File: flow/design.v
module PE_16( 
  input         clock, 
  input  [7:0]  io_in_a, 
  input  [7:0] io_in_b, 
  input  [15:0] io_in_d, 
  output [7:0]  io_out_a,
  output [7:0] io_out_b, 
  output [15:0] io_out_c,
  input         io_in_control_propagate, 
  output        io_out_control_propagate 
);
  wire [7:0] _T_36;    
  wire [7:0] _T_37;    
  wire [15:0] _T_38;   
  wire [15:0] _T_39;   
  wire [15:0] _GEN_20; 
  wire [15:0] _T_40; 
  wire [15:0] _T_41; 
  wire [15:0] _T_78; 
  wire [15:0] _T_79; 
  wire [15:0] _GEN_1; 
  wire [15:0] _GEN_13; 
  wire  _T_99; 
  wire [18:0] _GEN_25; 
  assign _T_36 = io_in_b;  
  assign _T_37 = $signed(_T_36);
  assign _T_38 = $signed(_T_37) * $signed(io_in_a); 
  assign _GEN_20 = _T_38; 
  assign _T_40 = $signed(_GEN_20) + $signed(_T_39); 
  assign _T_41 = $signed(_T_40); 
  assign io_out_a = io_in_a; 											
  assign io_out_b = io_in_b; 											
  assign io_out_control_propagate = io_in_control_propagate;			
double_buffer uutDB(.clock(clock),.io_in_control_propagate(io_in_control_propagate),.io_in_d(io_in_d),.io_in_c(_T_41),.c_fb(_T_39),.c_out(io_out_c)
    );
endmodule
module double_buffer(
input clock,
input io_in_control_propagate, 
input [15:0]io_in_d, 
input [15:0]io_in_c, 
output [15:0] c_fb,  
output [15:0] c_out 
    );
reg [15:0] c1_s; 
reg [15:0] c2_s;
always @(posedge clock) 
begin
 if (io_in_control_propagate)
	  begin
        c1_s <= io_in_d;
      end 
 else 
      begin
        c1_s <= io_in_c;
      end
if (!io_in_control_propagate) 
	  begin
        c2_s <= io_in_d;
      end 
 else 
	  begin
        c2_s <= io_in_c;
	  end
end
assign c_fb =io_in_control_propagate?c2_s:c1_s;
assign c_out=!io_in_control_propagate?c2_s:c1_s;
endmodule
module Tile( 
  input         clock, 
  input  [7:0]  io_in_a_0, 
  input  [7:0] io_in_b_0, 
  input  [15:0] io_in_d_0, 
  input         io_in_control_0_propagate, 
  output [7:0]  io_out_a_0, 
  output [15:0] io_out_c_0, 
  output [7:0] io_out_b_0, 
  output        io_out_control_0_propagate
);
  wire  tile_0_0_clock; 
  wire [7:0] tile_0_0_io_in_a; 
  wire [7:0] tile_0_0_io_in_b;
  wire [15:0] tile_0_0_io_in_d;
  wire [7:0] tile_0_0_io_out_a;
  wire [7:0] tile_0_0_io_out_b; 
  wire [15:0] tile_0_0_io_out_c; 
  wire  tile_0_0_io_in_control_propagate; 
  wire  tile_0_0_io_out_control_propagate;
  PE_16 tile_0_0 ( 
    .clock(tile_0_0_clock),
    .io_in_a(tile_0_0_io_in_a),
    .io_in_b(tile_0_0_io_in_b),
    .io_in_d(tile_0_0_io_in_d),
    .io_out_a(tile_0_0_io_out_a),
    .io_out_b(tile_0_0_io_out_b),
    .io_out_c(tile_0_0_io_out_c),
    .io_in_control_propagate(tile_0_0_io_in_control_propagate),
    .io_out_control_propagate(tile_0_0_io_out_control_propagate)
  );
  assign io_out_a_0 = tile_0_0_io_out_a; 
  assign io_out_c_0 = tile_0_0_io_out_c; 
  assign io_out_b_0 = tile_0_0_io_out_b; 
  assign io_out_control_0_propagate = tile_0_0_io_out_control_propagate;
  assign tile_0_0_clock = clock;
  assign tile_0_0_io_in_a = io_in_a_0; 
  assign tile_0_0_io_in_b = io_in_b_0; 
  assign tile_0_0_io_in_d = io_in_d_0; 
  assign tile_0_0_io_in_control_propagate = io_in_control_0_propagate; 
 endmodule
module Mesh( 
  input         clock, 
  input  [7:0]  io_in_a_0_0, 
  input  [7:0]  io_in_a_1_0, 
  input  [7:0]  io_in_a_2_0, 
  input  [7:0]  io_in_a_3_0, 
  input  [7:0]  io_in_d_0_0, 
  input  [7:0]  io_in_d_1_0, 
  input  [7:0]  io_in_d_2_0, 
  input  [7:0]  io_in_d_3_0, 
  input  [15:0]  io_in_b_0_0, 
  input  [15:0]  io_in_b_1_0, 
  input  [15:0]  io_in_b_2_0, 
  input  [15:0]  io_in_b_3_0, 
  input         io_in_control_0_0_propagate, 
  input         io_in_control_1_0_propagate, 
  input         io_in_control_2_0_propagate, 
  input         io_in_control_3_0_propagate, 
  output reg [15:0] io_out_c_0_0, 
  output reg [15:0] io_out_c_1_0, 
  output reg [15:0] io_out_c_2_0, 
  output reg [15:0] io_out_c_3_0
 );
  wire  mesh_0_0_clock; 		  			
  wire [7:0] mesh_0_0_io_in_a_0;  			
  wire [7:0] mesh_0_0_io_in_b_0; 			
  wire [15:0] mesh_0_0_io_in_d_0; 			
  wire  mesh_0_0_io_in_control_0_propagate; 
  wire [7:0] mesh_0_0_io_out_a_0; 			
  wire [15:0] mesh_0_0_io_out_c_0;			
  wire [7:0] mesh_0_0_io_out_b_0;			
  wire  mesh_0_0_io_out_control_0_propagate;
  wire  mesh_0_1_clock; 
  wire [7:0] mesh_0_1_io_in_a_0; 
  wire [7:0] mesh_0_1_io_in_b_0;
  wire [15:0] mesh_0_1_io_in_d_0;
  wire  mesh_0_1_io_in_control_0_propagate; 
  wire [7:0] mesh_0_1_io_out_a_0; 
  wire [15:0] mesh_0_1_io_out_c_0;
  wire [7:0] mesh_0_1_io_out_b_0;
  wire  mesh_0_1_io_out_control_0_propagate; 
  wire  mesh_0_2_clock; 			
  wire [7:0] mesh_0_2_io_in_a_0; 	
  wire [7:0] mesh_0_2_io_in_b_0; 	
  wire [15:0] mesh_0_2_io_in_d_0; 	
  wire  mesh_0_2_io_in_control_0_propagate; 
  wire [7:0] mesh_0_2_io_out_a_0; 
  wire [15:0] mesh_0_2_io_out_c_0;
  wire [7:0] mesh_0_2_io_out_b_0;
  wire  mesh_0_2_io_out_control_0_propagate; 
  wire  mesh_0_3_clock; 		 
  wire [7:0] mesh_0_3_io_in_a_0; 
  wire [7:0] mesh_0_3_io_in_b_0;
  wire [15:0] mesh_0_3_io_in_d_0;
  wire  mesh_0_3_io_in_control_0_propagate; 
  wire [7:0] mesh_0_3_io_out_a_0; 
  wire [15:0] mesh_0_3_io_out_c_0;
  wire [7:0] mesh_0_3_io_out_b_0;
  wire  mesh_0_3_io_out_control_0_propagate; 
  wire  mesh_1_0_clock;
  wire [7:0] mesh_1_0_io_in_a_0; 
  wire [7:0] mesh_1_0_io_in_b_0;
  wire [15:0] mesh_1_0_io_in_d_0;
  wire  mesh_1_0_io_in_control_0_propagate; 
  wire [7:0] mesh_1_0_io_out_a_0; 
  wire [15:0] mesh_1_0_io_out_c_0;
  wire [7:0] mesh_1_0_io_out_b_0;
  wire  mesh_1_0_io_out_control_0_propagate;
  wire  mesh_1_1_clock; 		 
  wire [7:0] mesh_1_1_io_in_a_0; 
  wire [7:0] mesh_1_1_io_in_b_0;
  wire [15:0] mesh_1_1_io_in_d_0;
  wire  mesh_1_1_io_in_control_0_propagate; 
  wire [7:0] mesh_1_1_io_out_a_0; 			
  wire [15:0] mesh_1_1_io_out_c_0;			
  wire [7:0] mesh_1_1_io_out_b_0;			
  wire  mesh_1_1_io_out_control_0_propagate;
  wire  mesh_1_2_clock; 
  wire [7:0] mesh_1_2_io_in_a_0; 
  wire [7:0] mesh_1_2_io_in_b_0;
  wire [15:0] mesh_1_2_io_in_d_0;
  wire  mesh_1_2_io_in_control_0_propagate; 
  wire [7:0] mesh_1_2_io_out_a_0; 
  wire [15:0] mesh_1_2_io_out_c_0;
  wire [7:0] mesh_1_2_io_out_b_0;
  wire  mesh_1_2_io_out_control_0_propagate;
  wire  mesh_1_3_clock; 		 
  wire [7:0] mesh_1_3_io_in_a_0; 
  wire [7:0] mesh_1_3_io_in_b_0;
  wire [15:0] mesh_1_3_io_in_d_0;
  wire  mesh_1_3_io_in_control_0_propagate; 
  wire [7:0] mesh_1_3_io_out_a_0; 
  wire [15:0] mesh_1_3_io_out_c_0;
  wire [7:0] mesh_1_3_io_out_b_0;
  wire  mesh_1_3_io_out_control_0_propagate;
  wire  mesh_2_0_clock; 
  wire [7:0] mesh_2_0_io_in_a_0; 
  wire [7:0] mesh_2_0_io_in_b_0;
  wire [15:0] mesh_2_0_io_in_d_0;
  wire  mesh_2_0_io_in_control_0_propagate; 
  wire [7:0] mesh_2_0_io_out_a_0; 			
  wire [15:0] mesh_2_0_io_out_c_0;			
  wire [7:0] mesh_2_0_io_out_b_0;			
  wire  mesh_2_0_io_out_control_0_propagate;
  wire  mesh_2_1_clock;						
  wire [7:0] mesh_2_1_io_in_a_0; 			
  wire [7:0] mesh_2_1_io_in_b_0;			
  wire [15:0] mesh_2_1_io_in_d_0;			
  wire  mesh_2_1_io_in_control_0_propagate; 
  wire [7:0] mesh_2_1_io_out_a_0; 			
  wire [15:0] mesh_2_1_io_out_c_0;			
  wire [7:0] mesh_2_1_io_out_b_0;			
  wire  mesh_2_1_io_out_control_0_propagate;
  wire  mesh_2_2_clock; 		 			
  wire [7:0] mesh_2_2_io_in_a_0; 			
  wire [7:0] mesh_2_2_io_in_b_0;			
  wire [15:0] mesh_2_2_io_in_d_0;			
  wire  mesh_2_2_io_in_control_0_propagate; 
  wire [7:0] mesh_2_2_io_out_a_0; 			
  wire [15:0] mesh_2_2_io_out_c_0;			
  wire [7:0] mesh_2_2_io_out_b_0;			
  wire  mesh_2_2_io_out_control_0_propagate;
  wire  mesh_2_3_clock; 		 			
  wire [7:0] mesh_2_3_io_in_a_0; 			
  wire [7:0] mesh_2_3_io_in_b_0;			
  wire [15:0] mesh_2_3_io_in_d_0;			
  wire  mesh_2_3_io_in_control_0_propagate; 
  wire [7:0] mesh_2_3_io_out_a_0; 			
  wire [15:0] mesh_2_3_io_out_c_0;			
  wire [7:0] mesh_2_3_io_out_b_0;			
  wire  mesh_2_3_io_out_control_0_propagate;
  wire  mesh_3_0_clock;			 
  wire [7:0] mesh_3_0_io_in_a_0; 
  wire [7:0] mesh_3_0_io_in_b_0;
  wire [15:0] mesh_3_0_io_in_d_0;
  wire  mesh_3_0_io_in_control_0_propagate; 
  wire [7:0] mesh_3_0_io_out_a_0; 
  wire [15:0] mesh_3_0_io_out_c_0;
  wire [7:0] mesh_3_0_io_out_b_0;
  wire  mesh_3_0_io_out_control_0_propagate;
  wire  mesh_3_1_clock; 		 
  wire [7:0] mesh_3_1_io_in_a_0; 
  wire [7:0] mesh_3_1_io_in_b_0;
  wire [15:0] mesh_3_1_io_in_d_0;
  wire  mesh_3_1_io_in_control_0_propagate; 
  wire [7:0] mesh_3_1_io_out_a_0; 
  wire [15:0] mesh_3_1_io_out_c_0;
  wire [7:0] mesh_3_1_io_out_b_0;
  wire  mesh_3_1_io_out_control_0_propagate;
  wire  mesh_3_2_clock; 
  wire [7:0] mesh_3_2_io_in_a_0; 
  wire [7:0] mesh_3_2_io_in_b_0;
  wire [15:0] mesh_3_2_io_in_d_0;
  wire  mesh_3_2_io_in_control_0_propagate; 
  wire [7:0] mesh_3_2_io_out_a_0; 
  wire [15:0] mesh_3_2_io_out_c_0;
  wire [7:0] mesh_3_2_io_out_b_0;
  wire  mesh_3_2_io_out_control_0_propagate;
  wire  mesh_3_3_clock;
  wire [7:0] mesh_3_3_io_in_a_0; 
  wire [7:0] mesh_3_3_io_in_b_0;
  wire [15:0] mesh_3_3_io_in_d_0;
  wire  mesh_3_3_io_in_control_0_propagate; 
  wire [7:0] mesh_3_3_io_out_a_0; 
  wire [15:0] mesh_3_3_io_out_c_0;
  wire [7:0] mesh_3_3_io_out_b_0;
  wire  mesh_3_3_io_out_control_0_propagate;
  reg [7:0] _T_1_0; 
  reg [7:0] _T_2_0; 
  reg [7:0] _T_3_0; 
  reg [7:0] _T_4_0; 
  reg [7:0] _T_10_0;
  reg [7:0] _T_11_0;
  reg [7:0] _T_12_0; 
  reg [7:0] _T_13_0; 
  reg [7:0] _T_19_0; 
  reg [7:0] _T_20_0; 
  reg [7:0] _T_21_0; 
  reg [7:0] _T_22_0; 
  reg [7:0] _T_28_0;  
  reg [7:0] _T_29_0;  
  reg [7:0] _T_30_0;  
  reg [7:0] _T_31_0;  
  reg [7:0]  _T_74_0;
  reg [7:0]  _T_75_0; 
  reg [7:0]  _T_76_0; 
  reg [7:0]  _T_77_0; 
  reg [7:0]  _T_84_0;
  reg [7:0]  _T_85_0; 
  reg [7:0]  _T_86_0; 
  reg [7:0]  _T_87_0; 
  reg [7:0]  _T_94_0; 
  reg [7:0]  _T_95_0; 
  reg [7:0]  _T_96_0; 
  reg [7:0]  _T_97_0; 
  reg [7:0]  _T_98_0; 
  reg [7:0]  _T_99_0; 
  reg [7:0]  _T_100_0;
  reg [7:0]  _T_101_0; 
  reg [7:0]  _T_104_0; 
  reg [7:0]  _T_105_0; 
  reg [7:0]  _T_106_0; 
  reg [7:0]  _T_107_0; 
  reg [15:0] _T_154_0;
  reg [15:0] _T_155_0; 
  reg [15:0] _T_156_0; 
  reg [15:0] _T_157_0; 
  reg [15:0] _T_164_0; 
  reg [15:0] _T_165_0;
  reg [15:0] _T_166_0;
  reg [15:0] _T_167_0;
  reg [15:0] _T_174_0; 
  reg [15:0] _T_175_0;
  reg [15:0] _T_176_0;
  reg [15:0] _T_177_0;
  reg [15:0] _T_184_0; 
  reg [15:0] _T_185_0;
  reg [15:0] _T_186_0;
  reg [15:0] _T_187_0;
  reg  _T_236; 
  reg  _T_239; 
  reg  _T_242; 
  reg  _T_245; 
  reg  _T_262; 
  reg  _T_265; 
  reg  _T_268; 
  reg  _T_271; 
  reg  _T_288; 
  reg  _T_291; 
  reg  _T_294; 
  reg  _T_297; 
  reg  _T_314; 
  reg  _T_317; 
  reg  _T_320; 
  reg  _T_323; 
  Tile mesh_0_0 ( 
    .clock(mesh_0_0_clock),
    .io_in_a_0(mesh_0_0_io_in_a_0),
    .io_in_b_0(mesh_0_0_io_in_b_0),
    .io_in_d_0(mesh_0_0_io_in_d_0),
    .io_in_control_0_propagate(mesh_0_0_io_in_control_0_propagate),
    .io_out_a_0(mesh_0_0_io_out_a_0),
    .io_out_c_0(mesh_0_0_io_out_c_0),
    .io_out_b_0(mesh_0_0_io_out_b_0),
    .io_out_control_0_propagate(mesh_0_0_io_out_control_0_propagate)
  );
  Tile mesh_0_1 ( 
    .clock(mesh_0_1_clock),
    .io_in_a_0(mesh_0_1_io_in_a_0),
    .io_in_b_0(mesh_0_1_io_in_b_0),
    .io_in_d_0(mesh_0_1_io_in_d_0),
    .io_in_control_0_propagate(mesh_0_1_io_in_control_0_propagate),
    .io_out_a_0(mesh_0_1_io_out_a_0),
    .io_out_c_0(mesh_0_1_io_out_c_0),
    .io_out_b_0(mesh_0_1_io_out_b_0),
    .io_out_control_0_propagate(mesh_0_1_io_out_control_0_propagate)
  );
  Tile mesh_0_2 ( 
    .clock(mesh_0_2_clock),
    .io_in_a_0(mesh_0_2_io_in_a_0),
    .io_in_b_0(mesh_0_2_io_in_b_0),
    .io_in_d_0(mesh_0_2_io_in_d_0),
    .io_in_control_0_propagate(mesh_0_2_io_in_control_0_propagate),
    .io_out_a_0(mesh_0_2_io_out_a_0),
    .io_out_c_0(mesh_0_2_io_out_c_0),
    .io_out_b_0(mesh_0_2_io_out_b_0),
    .io_out_control_0_propagate(mesh_0_2_io_out_control_0_propagate)
  );
  Tile mesh_0_3 (
    .clock(mesh_0_3_clock),
    .io_in_a_0(mesh_0_3_io_in_a_0),
    .io_in_b_0(mesh_0_3_io_in_b_0),
    .io_in_d_0(mesh_0_3_io_in_d_0),
    .io_in_control_0_propagate(mesh_0_3_io_in_control_0_propagate),
    .io_out_a_0(mesh_0_3_io_out_a_0),
    .io_out_c_0(mesh_0_3_io_out_c_0),
    .io_out_b_0(mesh_0_3_io_out_b_0),
    .io_out_control_0_propagate(mesh_0_3_io_out_control_0_propagate)
  );
   Tile mesh_1_0 ( 
    .clock(mesh_1_0_clock),
    .io_in_a_0(mesh_1_0_io_in_a_0),
    .io_in_b_0(mesh_1_0_io_in_b_0),
    .io_in_d_0(mesh_1_0_io_in_d_0),
    .io_in_control_0_propagate(mesh_1_0_io_in_control_0_propagate),
    .io_out_a_0(mesh_1_0_io_out_a_0),
    .io_out_c_0(mesh_1_0_io_out_c_0),
    .io_out_b_0(mesh_1_0_io_out_b_0),
    .io_out_control_0_propagate(mesh_1_0_io_out_control_0_propagate)
  );
  Tile mesh_1_1 ( 
    .clock(mesh_1_1_clock),
    .io_in_a_0(mesh_1_1_io_in_a_0),
    .io_in_b_0(mesh_1_1_io_in_b_0),
    .io_in_d_0(mesh_1_1_io_in_d_0),
    .io_in_control_0_propagate(mesh_1_1_io_in_control_0_propagate),
    .io_out_a_0(mesh_1_1_io_out_a_0),
    .io_out_c_0(mesh_1_1_io_out_c_0),
    .io_out_b_0(mesh_1_1_io_out_b_0),
    .io_out_control_0_propagate(mesh_1_1_io_out_control_0_propagate)
     );
  Tile mesh_1_2 ( 
    .clock(mesh_1_2_clock),
    .io_in_a_0(mesh_1_2_io_in_a_0),
    .io_in_b_0(mesh_1_2_io_in_b_0),
    .io_in_d_0(mesh_1_2_io_in_d_0),
    .io_in_control_0_propagate(mesh_1_2_io_in_control_0_propagate),
    .io_out_a_0(mesh_1_2_io_out_a_0),
    .io_out_c_0(mesh_1_2_io_out_c_0),
    .io_out_b_0(mesh_1_2_io_out_b_0),
    .io_out_control_0_propagate(mesh_1_2_io_out_control_0_propagate)
      );
  Tile mesh_1_3 ( 
    .clock(mesh_1_3_clock),
    .io_in_a_0(mesh_1_3_io_in_a_0),
    .io_in_b_0(mesh_1_3_io_in_b_0),
    .io_in_d_0(mesh_1_3_io_in_d_0),
    .io_in_control_0_propagate(mesh_1_3_io_in_control_0_propagate),
    .io_out_a_0(mesh_1_3_io_out_a_0),
    .io_out_c_0(mesh_1_3_io_out_c_0),
    .io_out_b_0(mesh_1_3_io_out_b_0),
    .io_out_control_0_propagate(mesh_1_3_io_out_control_0_propagate)
      );
   Tile mesh_2_0 ( 
    .clock(mesh_2_0_clock),
    .io_in_a_0(mesh_2_0_io_in_a_0),
    .io_in_b_0(mesh_2_0_io_in_b_0),
    .io_in_d_0(mesh_2_0_io_in_d_0),
    .io_in_control_0_propagate(mesh_2_0_io_in_control_0_propagate),
    .io_out_a_0(mesh_2_0_io_out_a_0),
    .io_out_c_0(mesh_2_0_io_out_c_0),
    .io_out_b_0(mesh_2_0_io_out_b_0),
    .io_out_control_0_propagate(mesh_2_0_io_out_control_0_propagate)
     );
  Tile mesh_2_1 ( 
    .clock(mesh_2_1_clock),
    .io_in_a_0(mesh_2_1_io_in_a_0),
    .io_in_b_0(mesh_2_1_io_in_b_0),
    .io_in_d_0(mesh_2_1_io_in_d_0),
    .io_in_control_0_propagate(mesh_2_1_io_in_control_0_propagate),
    .io_out_a_0(mesh_2_1_io_out_a_0),
    .io_out_c_0(mesh_2_1_io_out_c_0),
    .io_out_b_0(mesh_2_1_io_out_b_0),
    .io_out_control_0_propagate(mesh_2_1_io_out_control_0_propagate)
     );
  Tile mesh_2_2 (
    .clock(mesh_2_2_clock),
    .io_in_a_0(mesh_2_2_io_in_a_0),
    .io_in_b_0(mesh_2_2_io_in_b_0),
    .io_in_d_0(mesh_2_2_io_in_d_0),
    .io_in_control_0_propagate(mesh_2_2_io_in_control_0_propagate),
    .io_out_a_0(mesh_2_2_io_out_a_0),
    .io_out_c_0(mesh_2_2_io_out_c_0),
    .io_out_b_0(mesh_2_2_io_out_b_0),
    .io_out_control_0_propagate(mesh_2_2_io_out_control_0_propagate)
     );
  Tile mesh_2_3 ( 
    .clock(mesh_2_3_clock),
    .io_in_a_0(mesh_2_3_io_in_a_0),
    .io_in_b_0(mesh_2_3_io_in_b_0),
    .io_in_d_0(mesh_2_3_io_in_d_0),
    .io_in_control_0_propagate(mesh_2_3_io_in_control_0_propagate),
    .io_out_a_0(mesh_2_3_io_out_a_0),
    .io_out_c_0(mesh_2_3_io_out_c_0),
    .io_out_b_0(mesh_2_3_io_out_b_0),
    .io_out_control_0_propagate(mesh_2_3_io_out_control_0_propagate)
     );
    Tile mesh_3_0 ( 
    .clock(mesh_3_0_clock),
    .io_in_a_0(mesh_3_0_io_in_a_0),
    .io_in_b_0(mesh_3_0_io_in_b_0),
    .io_in_d_0(mesh_3_0_io_in_d_0),
    .io_in_control_0_propagate(mesh_3_0_io_in_control_0_propagate),
    .io_out_a_0(mesh_3_0_io_out_a_0),
    .io_out_c_0(mesh_3_0_io_out_c_0),
    .io_out_b_0(mesh_3_0_io_out_b_0),
    .io_out_control_0_propagate(mesh_3_0_io_out_control_0_propagate)
  );
  Tile mesh_3_1 ( 
    .clock(mesh_3_1_clock),
    .io_in_a_0(mesh_3_1_io_in_a_0),
    .io_in_b_0(mesh_3_1_io_in_b_0),
    .io_in_d_0(mesh_3_1_io_in_d_0),
    .io_in_control_0_propagate(mesh_3_1_io_in_control_0_propagate),
    .io_out_a_0(mesh_3_1_io_out_a_0),
    .io_out_c_0(mesh_3_1_io_out_c_0),
    .io_out_b_0(mesh_3_1_io_out_b_0),
    .io_out_control_0_propagate(mesh_3_1_io_out_control_0_propagate)
  );
  Tile mesh_3_2 ( 
    .clock(mesh_3_2_clock),
    .io_in_a_0(mesh_3_2_io_in_a_0),
    .io_in_b_0(mesh_3_2_io_in_b_0),
    .io_in_d_0(mesh_3_2_io_in_d_0),
    .io_in_control_0_propagate(mesh_3_2_io_in_control_0_propagate),
    .io_out_a_0(mesh_3_2_io_out_a_0),
    .io_out_c_0(mesh_3_2_io_out_c_0),
    .io_out_b_0(mesh_3_2_io_out_b_0),
    .io_out_control_0_propagate(mesh_3_2_io_out_control_0_propagate)
  );
  Tile mesh_3_3 ( 
    .clock(mesh_3_3_clock),
    .io_in_a_0(mesh_3_3_io_in_a_0),
    .io_in_b_0(mesh_3_3_io_in_b_0),
    .io_in_d_0(mesh_3_3_io_in_d_0),
    .io_in_control_0_propagate(mesh_3_3_io_in_control_0_propagate),
    .io_out_a_0(mesh_3_3_io_out_a_0),
    .io_out_c_0(mesh_3_3_io_out_c_0),
    .io_out_b_0(mesh_3_3_io_out_b_0),
    .io_out_control_0_propagate(mesh_3_3_io_out_control_0_propagate)
   );
always @(posedge clock) begin
  io_out_c_0_0 <= mesh_3_0_io_out_c_0; 
  io_out_c_1_0 <= mesh_3_1_io_out_c_0; 
  io_out_c_2_0 <= mesh_3_2_io_out_c_0; 
  io_out_c_3_0 <= mesh_3_3_io_out_c_0; 
end
  assign mesh_0_0_clock = clock; 	  
  assign mesh_0_0_io_in_a_0 = _T_1_0; 
  assign mesh_0_0_io_in_b_0 = _T_74_0;
  assign mesh_0_0_io_in_d_0 = _T_154_0; 
  assign mesh_0_0_io_in_control_0_propagate = _T_236; 
  assign mesh_0_1_clock = clock; 		
  assign mesh_0_1_io_in_a_0 = _T_2_0; 	
  assign mesh_0_1_io_in_b_0 = _T_84_0; 
  assign mesh_0_1_io_in_d_0 = _T_164_0;
  assign mesh_0_1_io_in_control_0_propagate = _T_262; 
  assign mesh_0_2_clock = clock; 		
  assign mesh_0_2_io_in_a_0 = _T_3_0; 	
  assign mesh_0_2_io_in_b_0 = _T_94_0; 
  assign mesh_0_2_io_in_d_0 = _T_174_0;
  assign mesh_0_2_io_in_control_0_propagate = _T_288; 
  assign mesh_0_3_clock = clock; 		
  assign mesh_0_3_io_in_a_0 = _T_4_0; 	
  assign mesh_0_3_io_in_b_0 = _T_104_0;
  assign mesh_0_3_io_in_d_0 = _T_184_0;
  assign mesh_0_3_io_in_control_0_propagate = _T_314; 
  assign mesh_1_0_clock = clock; 		
  assign mesh_1_0_io_in_a_0 = _T_10_0; 	
  assign mesh_1_0_io_in_b_0 = _T_75_0; 	
  assign mesh_1_0_io_in_d_0 = _T_155_0; 
  assign mesh_1_0_io_in_control_0_propagate = _T_239; 
  assign mesh_1_1_clock = clock; 		
  assign mesh_1_1_io_in_a_0 = _T_11_0; 
  assign mesh_1_1_io_in_b_0 = _T_85_0; 
  assign mesh_1_1_io_in_d_0 = _T_165_0;
  assign mesh_1_1_io_in_control_0_propagate = _T_265; 
  assign mesh_1_2_clock = clock; 		
  assign mesh_1_2_io_in_a_0 = _T_12_0; 
  assign mesh_1_2_io_in_b_0 = _T_95_0; 
  assign mesh_1_2_io_in_d_0 = _T_175_0;
  assign mesh_1_2_io_in_control_0_propagate = _T_291; 
  assign mesh_1_3_clock = clock; 		
  assign mesh_1_3_io_in_a_0 = _T_13_0; 
  assign mesh_1_3_io_in_b_0 = _T_105_0;
  assign mesh_1_3_io_in_d_0 = _T_185_0;
  assign mesh_1_3_io_in_control_0_propagate = _T_317; 
  assign mesh_2_0_clock = clock; 		
  assign mesh_2_0_io_in_a_0 = _T_19_0; 
  assign mesh_2_0_io_in_b_0 = _T_76_0; 
  assign mesh_2_0_io_in_d_0 = _T_156_0;
  assign mesh_2_0_io_in_control_0_propagate = _T_242; 
  assign mesh_2_1_clock = clock; 		
  assign mesh_2_1_io_in_a_0 = _T_20_0; 
  assign mesh_2_1_io_in_b_0 = _T_86_0; 
  assign mesh_2_1_io_in_d_0 = _T_166_0;
  assign mesh_2_1_io_in_control_0_propagate = _T_268; 
  assign mesh_2_2_clock = clock; 		
  assign mesh_2_2_io_in_a_0 = _T_21_0; 
  assign mesh_2_2_io_in_b_0 = _T_96_0; 
  assign mesh_2_2_io_in_d_0 = _T_176_0;
  assign mesh_2_2_io_in_control_0_propagate = _T_294; 
  assign mesh_2_3_clock = clock; 		
  assign mesh_2_3_io_in_a_0 = _T_22_0; 
  assign mesh_2_3_io_in_b_0 = _T_106_0;
  assign mesh_2_3_io_in_d_0 = _T_186_0;
  assign mesh_2_3_io_in_control_0_propagate = _T_320; 
  assign mesh_3_0_clock = clock; 		
  assign mesh_3_0_io_in_a_0 = _T_28_0; 
  assign mesh_3_0_io_in_b_0 = _T_77_0; 
  assign mesh_3_0_io_in_d_0 = _T_157_0;
  assign mesh_3_0_io_in_control_0_propagate = _T_245; 
  assign mesh_3_1_clock = clock; 		
  assign mesh_3_1_io_in_a_0 = _T_29_0; 
  assign mesh_3_1_io_in_b_0 = _T_87_0; 
  assign mesh_3_1_io_in_d_0 = _T_167_0;
  assign mesh_3_1_io_in_control_0_propagate = _T_271; 
  assign mesh_3_2_clock = clock; 		
  assign mesh_3_2_io_in_a_0 = _T_30_0; 
  assign mesh_3_2_io_in_b_0 = _T_97_0; 
  assign mesh_3_2_io_in_d_0 = _T_177_0;
  assign mesh_3_2_io_in_control_0_propagate = _T_297; 
  assign mesh_3_3_clock = clock; 		
  assign mesh_3_3_io_in_a_0 = _T_31_0; 
  assign mesh_3_3_io_in_b_0 = _T_107_0;
  assign mesh_3_3_io_in_d_0 = _T_187_0;
  assign mesh_3_3_io_in_control_0_propagate = _T_323; 
  always @(posedge clock) begin
    _T_1_0 <= io_in_a_0_0;
    _T_2_0 <= mesh_0_0_io_out_a_0;
    _T_3_0 <= mesh_0_1_io_out_a_0;
    _T_4_0 <= mesh_0_2_io_out_a_0;
    _T_10_0 <= io_in_a_1_0;
    _T_11_0 <= mesh_1_0_io_out_a_0;
    _T_12_0 <= mesh_1_1_io_out_a_0;
    _T_13_0 <= mesh_1_2_io_out_a_0;
    _T_19_0 <= io_in_a_2_0;
    _T_20_0 <= mesh_2_0_io_out_a_0;
    _T_21_0 <= mesh_2_1_io_out_a_0;
    _T_22_0 <= mesh_2_2_io_out_a_0;
    _T_28_0 <= io_in_a_3_0;;
    _T_29_0 <= mesh_3_0_io_out_a_0;
    _T_30_0 <= mesh_3_1_io_out_a_0;
    _T_31_0 <= mesh_3_2_io_out_a_0;
    _T_74_0 <= io_in_d_0_0;
    _T_75_0 <= mesh_0_0_io_out_b_0;
    _T_76_0 <= mesh_1_0_io_out_b_0;
    _T_77_0 <= mesh_2_0_io_out_b_0;
    _T_84_0 <= io_in_d_1_0;
    _T_85_0 <= mesh_0_1_io_out_b_0;
    _T_86_0 <= mesh_1_1_io_out_b_0;
    _T_87_0 <= mesh_2_1_io_out_b_0;
    _T_94_0 <=  io_in_d_2_0;
    _T_95_0 <= mesh_0_2_io_out_b_0;
    _T_96_0 <= mesh_1_2_io_out_b_0;
    _T_97_0 <= mesh_2_2_io_out_b_0;
    _T_104_0 <= io_in_d_3_0;
    _T_105_0 <= mesh_0_3_io_out_b_0;
    _T_106_0 <= mesh_1_3_io_out_b_0;
    _T_107_0 <= mesh_2_3_io_out_b_0;
    _T_154_0 <= io_in_b_0_0;
    _T_155_0 <= mesh_0_0_io_out_c_0;
    _T_156_0 <= mesh_1_0_io_out_c_0;
    _T_157_0 <= mesh_2_0_io_out_c_0;
    _T_164_0 <= io_in_b_1_0;
    _T_165_0 <= mesh_0_1_io_out_c_0;
    _T_166_0 <= mesh_1_1_io_out_c_0;
    _T_167_0 <= mesh_2_1_io_out_c_0;
    _T_174_0 <= io_in_b_2_0;
    _T_175_0 <= mesh_0_2_io_out_c_0;
    _T_176_0 <= mesh_1_2_io_out_c_0;
    _T_177_0 <= mesh_2_2_io_out_c_0;
    _T_184_0 <= io_in_b_3_0;
    _T_185_0 <= mesh_0_3_io_out_c_0;
    _T_186_0 <= mesh_1_3_io_out_c_0;
    _T_187_0 <= mesh_2_3_io_out_c_0;
    _T_236 <= io_in_control_0_0_propagate;
    _T_239 <= mesh_0_0_io_out_control_0_propagate;
    _T_242 <= mesh_1_0_io_out_control_0_propagate;
    _T_245 <= mesh_2_0_io_out_control_0_propagate;
	_T_262 <=io_in_control_1_0_propagate;
    _T_265 <= mesh_0_1_io_out_control_0_propagate;
    _T_268 <= mesh_1_1_io_out_control_0_propagate;
    _T_271 <= mesh_2_1_io_out_control_0_propagate;
    _T_288 <=  io_in_control_2_0_propagate;
    _T_291 <= mesh_0_2_io_out_control_0_propagate;
    _T_294 <= mesh_1_2_io_out_control_0_propagate;
    _T_297 <= mesh_2_2_io_out_control_0_propagate;
    _T_314 <= io_in_control_3_0_propagate;
    _T_317 <= mesh_0_3_io_out_control_0_propagate;
    _T_320 <= mesh_1_3_io_out_control_0_propagate;
    _T_323 <= mesh_2_3_io_out_control_0_propagate;
  end
endmodule
File: flow/run.sh
#!/bin/bash
# the make line also repeats each setting of config.mk as NAME=value (left out here)
make -C /OpenROAD-flow-scripts/flow DESIGN_CONFIG=/design/flow/config.mk WORK_HOME=/design/flow/orfs CLKGATE_MAP_FILE= finish
File: flow/config.mk
export PLATFORM = sky130hd
export DESIGN_NAME = Mesh
export DESIGN_NICKNAME = Mesh
export VERILOG_FILES = /design/flow/design.v
export SDC_FILE = /design/flow/constraint.sdc
export NUM_CORES = 4
export LEC_CHECK = 0
export ABC_AREA = 1
export CAP_MARGIN = 15
export CELL_PAD_IN_SITES_DETAIL_PLACEMENT = 1
export CELL_PAD_IN_SITES_GLOBAL_PLACEMENT = 1
export CORE_ASPECT_RATIO = 1.29
export CORE_MARGIN = 5
export CORE_UTILIZATION = 40
export CTS_CLUSTER_SIZE = 87
export GPL_TIMING_DRIVEN = 0
export MAX_ROUTING_LAYER = met5
export MIN_ROUTING_LAYER = met2
export PLACE_DENSITY = 0.46
export SLEW_MARGIN = 30
export TNS_END_PERCENT = 85
File: flow/constraint.sdc
create_clock -name core_clock -period 5.2 [get_ports {clock}]
set_input_delay 1.0400 -clock core_clock [delete_from_list [all_inputs] [get_ports {clock}]]
set_output_delay 1.0400 -clock core_clock [all_outputs]
set_load 0.01 [all_outputs]
==> impl_metrics.sql, run 1 <==
-- load yosys + openroad results
INSERT INTO impl_metrics (metric_group, metric, value, unit) VALUES
('yosys', 'post_synth_inst_count', '10200', ''),
('critical_path', 'critPathLaunch', '_T_2_0[7]', ''),
('yosys', 'complex_gate_fraction_of_the_synthesized_area', '7.08', '%'),
('clocking', 'clk_latency', '0.78', 'ns'),
('yosys', 'ys.flop_type', 'dfxtp_1', ''),
('yosys', 'post_synth_most_frequent_cells', 'nand2_1, inv_1, fa_1, dfxtp_1, o21ai_0', ''),
('sta', 'final_min_period_over_clock_period', '97.6', '%'),
('yosys', 'top_area_cell', 'fa_1', ''),
('job', 'timing.max_cap.violations', '0', ''),
('place', 'hpwl', '207000', 'microns'),
('critical_path', 'reg2reg_slack', '0.12', 'ns'),
('floorplanning', 'chipArea', '218000', 'sq um'),
('yosys', 'post_syn_nets', '12100', ''),
('yosys', 'post_synth_and_or_nand_nor_area_fraction', '15.6', '%'),
('sta', 'tightestPinTransition', '0.975', 'ns'),
('yosys', 'synth_cell_type_count', '34', ''),
('global_routing', 'grt_start_max_net_pins', '16', ''),
('global_routing', 'grt_overflow', '0', ''),
('sta', 'timing.final.crit_period', '5.08', 'ns'),
('global_routing', 'global_route.usage.total', '34.9', '%'),
('critical_path', 'worst_ep_required_time', '5.92', 'ns'),
('job', 'openroad.warnings', '46', ''),
('drt', 'wirelength', '254000', 'microns'),
('clocking', 'cts_num_sinks', '1104', ''),
('clocking', 'cts_tree', 'built', ''),
('drt', 'drt_drc', '0', ''),
('critical_path', 'cp_num_cells', '18', ''),
('clocking', 'clk_pin_slew_worst_paths', '0.06', 'ns'),
('hold_path', 'hold_path_startpoint', '_T_104_0[1]', ''),
('hold_path', 'hold_path_depth', '0', ''),
('global_routing', 'grt_first_pass_wirelength', '399000', 'microns'),
('sta', 'finalSetupViolations', '0', ''),
('yosys', 'ys_top_cells_by_area', 'fa_1, dfxtp_1, nand2_1', ''),
('sta', 'worst_clock_skew', '0.0256', 'ns'),
('yosys', 'ys_async_sr_fraction', '0', '%'),
('layout', 'final_cell_count_no_fill', '13400', ''),
('floorplanning', 'chipWidth', '412', 'microns'),
('yosys', 'yosys_cells', '10200', ''),
('yosys', 'post_synth_instance_area', '83600', 'sq um'),
('clocking', 'cts.path.max_buffers', '3', ''),
('critical_path', 'timing.critical_path.buf_inv', '2', ''),
('floorplanning', 'floorplan.io_pins', '197', ''),
('yosys', 'yosys.stat.seqShare', '26.4', '%'),
('floorplanning', 'chipHeight', '529', 'microns'),
('floorplanning', 'core.rowCount', '190', ''),
('yosys', 'post_synth_xor_area_fraction', '2.40', '%'),
('yosys', 'most_common_cell', 'nand2_1', ''),
('layout', 'final_net_count', '12400', ''),
('sta', 'achievable-frequency', '0.197', 'GHz'),
('yosys', 'dominant_combinational_family', 'adder cells', ''),
('drt', 'detail-route-antenna-nets', '0', ''),
('floorplanning', 'floorplan.core_util', '40.2', '%'),
('yosys', 'postSynthAreaPerCell', '8.17', 'sq um'),
('critical_path', 'crit_path_to', 'mesh_0_1.tile_0_0.uutDB.c1_s[12]', ''),
('outcome', 'outcome', 'timing/DRC/antenna clean', ''),
('critical_path', 'cp_max_fo', '9', ''),
('yosys', 'synth-seq-cells', '1104', ''),
('hold_path', 'hold-path-endpoint', '_T_105_0[1]', ''),
('yosys', 'enable_flop_cells', '0', ''),
('place', 'port_buffers', '196', ''),
('floorplanning', 'core-area', '208000', 'sq um'),
('place', 'placement.cell_area', '89000', 'sq um'),
('global_routing', 'first_global_vias', '105000', '');
==> per-stage QoR <==
stage	hold slack, ns	setup slack, ns	setup TNS [ns]	utilization (%)
finish	0.353	0.124	0	45.6
global route	0.364	-0.0781	-0.260	45.6
CTS	0.353	0.00165	0	45.0
detailed placement	0.339	-0.543	-54.66	42.8
global placement	0.336	-0.458	-43.57	42.8
floorplan	0.329	0.465	0	-
==> area by class of cell <==
class / count / area, sq um
antenna: 18 / 45.0
inverter: 2255 / 8500
clock buffer: 156 / 3400
fill: 24900 / 113000
buffer: 432 / 2190
tap: 2784 / 3480
timing repair buffer: 208 / 2060
clock inverter: 64 / 881
sequential: 1104 / 22100
multi-input combinational: 6408 / 52100
==> what timing repair did <==
item | in CTS | in global routing
setup buffers | 0 | 12
resized | 167 | 652
pin swaps | 0 | 14
setup endpoints to repair | 250 | 246
==> metal layers <==
layer	global-route usage [%]	vias up	wire length [microns]
met2	44.0	22800	141000
li1	-	30900	-
met3	46.2	1334	99100
met5	7.05	-	1780
met4	3.89	54	12800
met1	-	33300	0
==> run 2: changes to the inputs <==
- ABC_AREA: 1 -> unset
- CAP_MARGIN: 15 -> 20
- CELL_PAD_IN_SITES_DETAIL_PLACEMENT: 1 -> unset
- CELL_PAD_IN_SITES_GLOBAL_PLACEMENT: 1 -> unset
- CORE_ASPECT_RATIO: 1.29 -> 0.52
- CORE_MARGIN: 5 -> 2
- CORE_UTILIZATION: 40 -> 20
- CTS_CLUSTER_SIZE: 87 -> 40
- GPL_TIMING_DRIVEN: 0 -> unset
- MAX_ROUTING_LAYER: met5 -> unset
- MIN_ROUTING_LAYER: met2 -> unset
- PLACE_DENSITY: 0.46 -> unset
- PLACE_DENSITY_LB_ADDON: unset -> 0.27
- SETUP_SLACK_MARGIN: unset -> 0.29
- SLEW_MARGIN: 30 -> 35
- TNS_END_PERCENT: 85 -> unset
- clock period: 5.2 -> 6.51 ns (I/O delays scaled with it)
==> impl_metrics.sql, run 2 <==
-- load yosys + openroad results
INSERT INTO impl_metrics (metric_group, metric, value, unit) VALUES
('critical_path', 'worst_setup_path_end_kind', 'register', ''),
('critical_path', 'worst_ep_required_time', '7.20', 'ns'),
('sta', 'final_min_period_over_clock_period', '87.4', '%'),
('yosys', 'post_syn_nets', '9131', ''),
('place', 'dp_slack', '0.829', 'ns'),
('yosys', 'synth-warning-count', '2', ''),
('layout', 'final_instance_area', '93000', 'sq um'),
('drt', 'wirelength', '216000', 'microns'),
('yosys', 'synth-seq-cells', '1104', ''),
('yosys', 'post_synth_instance_area', '79900', 'sq um'),
('sta', 'worst_clock_skew', '0.0736', 'ns'),
('critical_path', 'cp_cell_sequence', 'and2_1 -> inv_1 -> fa_1 -> inv_1 -> fa_1 -> fa_1 -> fa_1 -> fa_1 -> ha_1 -> o21ai_0 -> o21bai_1 -> o2111ai_1 -> a21o_1 -> and3_1 -> o31ai_1', ''),
('yosys', 'yosys.stat.chipArea', '79900', 'sq um'),
('place', 'dpl.cell_count', '12700', ''),
('critical_path', 'crit_path_start_kind', 'register', ''),
('place', 'placement.cell_area', '88300', 'sq um'),
('global_routing', 'first_global_vias', '53100', ''),
('hold_path', 'holdCritPathClass', 'register to register', ''),
('place', 'port_buffers', '196', ''),
('yosys', 'yosys.stat.seqShare', '27.7', '%'),
('critical_path', 'cp_num_cells', '15', ''),
('yosys', 'complex_gate_fraction_of_the_synthesized_area', '4.74', '%'),
('yosys', 'share_of_synthesized_cell_area_in_full_adder_half_adder_and_majority_cells', '37.7', '%'),
('global_routing', 'global_route.usage.total', '10.8', '%'),
('clocking', 'cts.path.max_buffers', '4', ''),
('yosys', 'yosys_cells', '7270', ''),
('layout', 'area_growth_syn_to_layout', '16.4', '%'),
('drt', 'drt_iter0_markers', '2372', ''),
('clocking', 'tritoncts.num_buffers', '138', ''),
('critical_path', 'regToRegEndpoint', 'mesh_0_1.tile_0_0.uutDB.c1_s[15]', ''),
('place', 'gp_congestion', '0.800', ''),
('clocking', 'cts_hold_buffers_added', '0', ''),
('yosys', 'post_synth_inst_count', '7270', ''),
('global_routing', 'grt_first_pass_wirelength', '338000', 'microns'),
('layout', 'final_net_count', '9368', ''),
('floorplanning', 'chipWidth', '880', 'microns'),
('critical_path', 'arrival', '6.37', 'ns'),
('outcome', 'outcome', 'timing/DRC/antenna clean', ''),
('clocking', 'cts_tree', 'built', ''),
('floorplanning', 'core.rowCount', '167', ''),
('critical_path', 'reg2reg_slack', '0.82', 'ns'),
('floorplanning', 'floorplan.core_util', '20.1', '%'),
('drt', 'routed_via_density', '3.81', ''),
('yosys', 'mux_share', '11.6', '%'),
('place', 'hpwl', '180000', 'microns'),
('yosys', 'ys_async_sr_fraction', '0', '%'),
('job', 'openroad.warnings', '43', ''),
('critical_path', 'cp_common_cell', 'fa_1', ''),
('sta', 'finalMaxSlewViolations', '0', ''),
('sta', 'grt_setup_unrepaired', 'false', ''),
('sta', 'post-route-worst-setup-slack', '0.823', 'ns'),
('critical_path', 'highest_delay_cell_along_the_critical_path', 'dfxtp_1', ''),
('global_routing', 'grt_overflow', '0', ''),
('yosys', 'dominant_combinational_family', 'adder cells', ''),
('drt', 'drt_drc', '0', ''),
('clocking', 'cts.root.buffer_cell', 'clkbuf_16', ''),
('critical_path', 'timing.critical_path.buf_inv', '2', ''),
('sta', 'finalSetupViolations', '0', ''),
('yosys', 'most_common_cell', 'inv_1', ''),
('clocking', 'ctsHtreeMaxLevel', '4', ''),
('hold_path', 'hold_path_startpoint', '_T_11_0[7]', ''),
('critical_path', 'worst-r2r-cell-count', '15', ''),
('critical_path', 'critPathLaunch', '_T_84_0[7]', ''),
('job', 'timing.max_cap.violations', '0', ''),
('floorplanning', 'chipHeight', '460', 'microns'),
('drt', 'detail-route-antenna-nets', '0', ''),
('sta', 'setup-tns-final', '0', 'ns'),
('global_routing', 'grt_start_max_net_pins', '43', ''),
('drt', 'drt_pass_1_iters', '5', ''),
('yosys', 'post_synth_xor_area_fraction', '3.33', '%'),
('sta', 'achievable-frequency', '0.176', 'GHz'),
('clocking', 'cts-resized-gates', '0', ''),
('critical_path', 'crit_path_to', 'mesh_0_1.tile_0_0.uutDB.c1_s[15]', ''),
('yosys', 'post_synth_most_frequent_cells', 'inv_1, fa_1, dfxtp_1, mux2_2, ha_1', ''),
('critical_path', 'cp_max_fo', '9', ''),
('clocking', 'clk_pin_slew_worst_paths', '0.06', 'ns'),
('sta', 'timing.final.crit_period', '5.69', 'ns'),
('floorplanning', 'core-area', '398000', 'sq um'),
('layout', 'final_cell_count_no_fill', '12900', ''),
('critical_path', 'setup.worst_path.class', 'register to register', ''),
('critical_path', 'cp_slowest_stage_delay', '0.77', 'ns'),
('critical_path', 'critPathTopFamily', 'adder cells', ''),
('critical_path', 'r2r-start', '_T_84_0[7]', ''),
('clocking', 'clk_latency', '0.85', 'ns'),
('yosys', 'postSynthAreaPerCell', '11.0', 'sq um'),
('floorplanning', 'floorplan.io_pins', '197', ''),
('yosys', 'ys.flop_type', 'dfxtp_1', ''),
('yosys', 'enable_flop_cells', '0', ''),
('sta', 'tightestPinTransition', '0.708', 'ns'),
('sta', 'hold_viol_final', '0', ''),
('sta', 'slew-limit-headroom', '51.4', '%'),
('global_routing', 'initial_antenna_violation_count', '22', ''),
('floorplanning', 'chipArea', '405000', 'sq um'),
('clocking', 'cts_post_setup_buffers_inserted', '0', ''),
('yosys', 'top_area_cell', 'fa_1', ''),
('drt', 'dr_total_vias', '49300', ''),
('drt', 'detail_route.wl_per_cell', '16.7', 'microns'),
('clocking', 'cts_num_sinks', '1104', ''),
('hold_path', 'hold_path_depth', '0', ''),
('yosys', 'post_synth_and_or_nand_nor_area_fraction', '8.75', '%'),
('yosys', 'netlist.area_leader.share', '28.5', '%'),
('hold_path', 'hold-path-endpoint', '_T_12_0[7]', ''),
('yosys', 'ys_top_cells_by_area', 'fa_1, dfxtp_1, ha_1', ''),
('yosys', 'synth_cell_type_count', '38', '');
-- run 2: layout make-up --
| class | count | area [sq um] |
|---|---|---|
| well taps | 5323 | 6660 |
| repair buffers | 243 | 2310 |
| diodes | 4 | 10.0 |
| inverters | 1168 | 4380 |
| flip-flops and latches | 1104 | 22100 |
| fillers | 42400 | 305000 |
| clock inverters | 63 | 827 |
| clock buffers | 174 | 3820 |
| multi-input cells | 4852 | 52800 |
-- run 2: through the flow --
step	util (%)	hold WS (ns)
after global routing	23.4	0.401
after global placement	22.2	0.374
after CTS	23.4	0.392
after floorplan	-	0.326
final	23.4	0.396
after detailed placement	22.2	0.385
-- run 2: per-layer routing --
layer / GRT usage [%] / wire (microns) / vias up
met1: 17.7 / 121000 / 24700
met3: 2.07 / 10300 / 197
li1: - / - / 23500
met2: 14.4 / 80400 / 797
met4: 1.99 / 3990 / 4
met5: 0 / 27 / -
==> run 3: changes to the inputs <==
- CAP_MARGIN: 20 -> 15
- CORE_ASPECT_RATIO: 0.52 -> unset
- CORE_UTILIZATION: 20 -> 72
- CTS_CLUSTER_SIZE: 40 -> 56
- PLACE_DENSITY: unset -> 0.65
- PLACE_DENSITY_LB_ADDON: 0.27 -> unset
- SETUP_SLACK_MARGIN: 0.29 -> unset
- SLEW_MARGIN: 35 -> 20
- clock period: 6.51 -> 4.04 ns (I/O delays scaled with it)
==> impl_metrics.sql, run 3 <==
-- load yosys + openroad results
INSERT INTO impl_metrics (metric_group, metric, value, unit) VALUES
('outcome', 'outcome', 'complete, but fails checks', ''),
('outcome', 'check-failures', 'setup timing', ''),
('yosys', 'post_synth_most_frequent_cells', 'inv_1, fa_1, dfxtp_1, mux2_2, ha_1', ''),
('critical_path', 'critPathLaunch', '_T_106_0[5]', ''),
('critical_path', 'worst_ep_required_time', '4.64', 'ns'),
('global_routing', 'grt_overflow', '0', ''),
('critical_path', 'highest_delay_cell_along_the_critical_path', 'fa_1', ''),
('job', 'openroad.warnings', '49', ''),
('sta', 'worst_clock_skew', '0.0303', 'ns'),
('critical_path', 'worst-r2r-cell-count', '18', ''),
('critical_path', 'timing.critical_path.buf_inv', '5', ''),
('yosys', 'post_synth_instance_area', '79900', 'sq um'),
('global_routing', 'first_global_vias', '67400', ''),
('yosys', 'netlist.area_leader.share', '28.5', '%'),
('critical_path', 'worst_setup_path_end_kind', 'register', ''),
('floorplanning', 'chipArea', '114000', 'sq um'),
('clocking', 'cts_num_sinks', '1104', ''),
('clocking', 'tritoncts.num_buffers', '112', ''),
('hold_path', 'hold_path_startpoint', '_T_1_0[3]', ''),
('global_routing', 'initial_antenna_violation_count', '29', ''),
('place', 'dp_slack', '-0.788', 'ns'),
('sta', 'finalSetupViolations', '328', ''),
('critical_path', 'setup.worst_path.class', 'register to register', ''),
('yosys', 'most_common_cell', 'inv_1', ''),
('yosys', 'mux_share', '11.6', '%'),
('place', 'gp_congestion', '0.916', ''),
('yosys', 'yosys_cells', '7270', ''),
('sta', 'post-route-worst-setup-slack', '-1.07', 'ns'),
('sta', 'grt_setup_unrepaired', 'true', ''),
('global_routing', 'grt_first_pass_wirelength', '361000', 'microns'),
('place', 'placement.cell_area', '93200', 'sq um');
[run 3: layer usage]
layer / track usage, % / vias to the layer above / part of all wire (%)
met5: 0 / - / 0.15
met4: 18.4 / 42 / 11
met3: 7.71 / 3217 / 12
met2: 69.6 / 7166 / 45
met1: 50.6 / 32800 / 31
li1: - / 25800 / -
[run 3: cell type report]
type,count,area (sq um),share of cell area [%]
tap,1488,1860,1.76
clock inverter,52,574,0.541
inverter,1168,4460,4.21
multi-input combinational,4852,60800,57.3
antenna,8,20.0,0.0189
sequential,1104,22400,21.2
timing repair buffer,1438,12600,11.9
clock buffer,155,3320,3.13
[run 3: timing repair]
| item | in CTS | in global routing |
|---|---|---|
| pin swaps | 577 | 468 |
| buffers inserted | 120 | 115 |
| gates resized | 877 | 727 |
| cloned | 3 | 2 |
| hold endpoints to repair | 0 | 0 |
| setup endpoints to repair | 301 | 331 |
| hold buffers | 0 | 0 |
[run 3: stage by stage]
| stage | TNS (ns) | instances |
|---|---|---|
| 2_1_floorplan | -93.75 | 7270 |
| 3_3_place_gp | -103.28 | 9862 |
| 3_5_place_dp | -126.51 | 9862 |
| 4_1_cts | -110.35 | 10200 |
| 5_1_grt | -228.97 | 10300 |
| 6_report | -203.82 | 10300 |
